main:
Design microprocessor, start of the top module:
module microprocessor #(parameter N = 8, ROM_addressBits = 6, RF_addressBits = 3) (
  input  logic                           clk             ,
  input  logic                           rst_n           ,
  input  logic [ 3+2*(RF_addressBits):0] ROM_data        ,
  input  logic [                  N-1:0] SRAM_data       ,
  output logic                           overflowPC      ,
  output logic                           ROM_readEnable  ,
  output logic                           SRAM_readEnable ,
  output logic                           SRAM_writeEnable,
  output logic [    ROM_addressBits-1:0] ROM_address     ,
  output logic [(2**RF_addressBits)-1:0] SRAM_address    ,
  output logic [                  N-1:0] SRAM_data_in
);
  logic RF_selectDestA, RF_selectDestB, RF_writeEnable;
  logic [1:0] RF_selectSource;
  logic [RF_addressBits-1:0] RF_writeAddress, RF_readAddressA, RF_readAddressB;
  logic [N-1:0] RF_AluRes, RF_Im, RF_destAluA, RF_destAluB;
  RF #(.N(N), .addressBits(RF_addressBits)) rf (
    clk,
  ...
==> flow/config.mk <==
export PLATFORM = sky130hd
export DESIGN_NAME = microprocessor
export DESIGN_NICKNAME = microprocessor
export VERILOG_FILES = /design/flow/design.v
export SDC_FILE = /design/flow/constraint.sdc
export NUM_CORES = 4
export LEC_CHECK = 0
export ABC_AREA = 0
export CAP_MARGIN = 20
export CELL_PAD_IN_SITES_DETAIL_PLACEMENT = 0
export CORE_MARGIN = 2
export CORE_UTILIZATION = 32
export CTS_CLUSTER_DIAMETER = 207
export CTS_CLUSTER_SIZE = 97
export PLACE_DENSITY_LB_ADDON = 0.13
export SLEW_MARGIN = 20
export TNS_END_PERCENT = 20
==> flow/constraint.sdc <==
create_clock -name core_clock -period 9.41 [get_ports {clk}]
set_input_delay 1.8820 -clock core_clock [delete_from_list [all_inputs] [get_ports {clk}]]
set_output_delay 1.8820 -clock core_clock [all_outputs]
set_load 0.01 [all_outputs]
run.sh (not shown) runs the stock make flow with config.mk's settings and CLKGATE_MAP_FILE=.
Looking at the reports, main completed the entire flow and the layout it produced met the timing, DRC and antenna checks.
The following lists how the feature branch was set up differently from main:
Settings: TNS_END_PERCENT removed (was 20); CORE_UTILIZATION changed from 32 to 51; CTS_CLUSTER_SIZE removed (was 97).
==> comparison <==
- Compared to main, the feature branch has overall die width 20% lower.
- Going from main to the feature branch, register-to-register slack shows an increase of 0.26 ns, number of rows in the core area lost about 20%.
- Sequential cell power of main is on par with the feature branch.
- In the metrics for main and the feature branch, the one carrying the lower part of the total power dissipated in the clock network is the feature branch.
- Looking at die area, the feature branch sits 10000 sq um below main.
- Sort main and the feature branch by arrival time at the worst endpoint asc -> top: main
- main has higher initial antenna violation count than the feature branch.
- Minimum setup slack in the final design (higher): main
- Relative to main, the final cell area reported for the feature branch is lower.
- Comparing ratio of final minimum period to clock period for main and the feature branch, the smaller number came from main.

========
microprocessor again, from the RTL that the note above started with.
## microprocessor
module microprocessor #(parameter N = 8, ROM_addressBits = 6, RF_addressBits = 3) (
  input  logic                           clk             ,
  input  logic                           rst_n           ,
  input  logic [ 3+2*(RF_addressBits):0] ROM_data        ,
  input  logic [                  N-1:0] SRAM_data       ,
  output logic                           overflowPC      ,
  output logic                           ROM_readEnable  ,
  output logic                           SRAM_readEnable ,
  output logic                           SRAM_writeEnable,
  output logic [    ROM_addressBits-1:0] ROM_address     ,
  output logic [(2**RF_addressBits)-1:0] SRAM_address    ,
  output logic [                  N-1:0] SRAM_data_in
);
clock: 9.41 ns
lec_check: 0
abc_area: 0
cap_margin: 20
cell_pad_in_sites_detail_placement: 0
core_aspect_ratio: 0.5
core_margin: 2
core_utilization: 51
cts_cluster_diameter: 207
cts_cluster_size: 96
place_density_lb_addon: 0.13
slew_margin: 20
tns_end_percent: 5
Edit:
Settings changed: ABC_AREA 0 to unset, CELL_PAD_IN_SITES_DETAIL_PLACEMENT 0 to unset, CORE_ASPECT_RATIO 0.5 to unset, CORE_UTILIZATION 51 to 40, CTS_CLUSTER_DIAMETER 207 to unset, CTS_CLUSTER_SIZE 96 to unset, PLACE_DENSITY_LB_ADDON 0.13 to unset, TNS_END_PERCENT 5 to unset.
Clock period 9.41 ns to 5.85 ns, I/O delays scaled along.
=>
- The new run finished clean
- final area rose by 8.7%
- register-to-register slack got worse by 2.9 ns
- die area rose by 26%
- worst setup slack is worse by 1.5 ns
- global-route usage falls by 4.6 points
- routed wire length rose by 8.5%
Edit:
Settings changed: CORE_UTILIZATION 40 to 9.
Clock period 5.85 ns to 6.16 ns, I/O delays scaled along.
What happened: First-iteration DRC count shrinks by 10%; count of clock-buffer cells in the layout went up by 3; wire length is higher by 8.5%; total power came out lower by 7.7%; utilization shrinks by 37 points; clock skew increases by 0.0060 ns; die area rose to 4.3 times its value.
Edit:
Settings changed: CORE_UTILIZATION 9 to 70.
Clock period 6.16 ns to 5.15 ns, I/O delays scaled along.
=> Register-to-register slack gets worse by 0.89 ns. Cell area decreases by 4.7%. Clock skew shrinks by 0.0063 ns. Setup slack is better by 0.028 ns. Via count came out higher by 13%. Wire length came out lower by 9.8%.
Edit:
Settings changed: ABC_AREA set to 1, CAP_MARGIN 20 to 0, CTS_CLUSTER_DIAMETER set to 41, SETUP_SLACK_MARGIN set to -0.13.
Clock period 5.15 ns to 4.3 ns, I/O delays scaled along.
The changed run finished but failed the layout checks on setup timing.
Hold slack is worse by 0.19 ns.
Cell count went up by a little under a tenth.
Global-route usage drops by 0.33 points.
Worst setup slack degrades by 0.47 ns.
Die area falls slightly.
Flip-flop count stays the same.
Edit:
Settings changed: CAP_MARGIN 0 to 20, CORE_UTILIZATION 70 to 71, CTS_CLUSTER_DIAMETER 41 to unset, PLACE_DENSITY set to 0.35, SETUP_SLACK_MARGIN -0.13 to 1.08.
Clock period 4.3 ns to 3.83 ns, I/O delays scaled along.
After rerunning: The changed run stopped in clock tree synthesis. Die area came out lower by 1.4%. Area after synthesis stays the same. Synthesized cell count does not change.
Power is estimated from default activity; no workload was simulated.
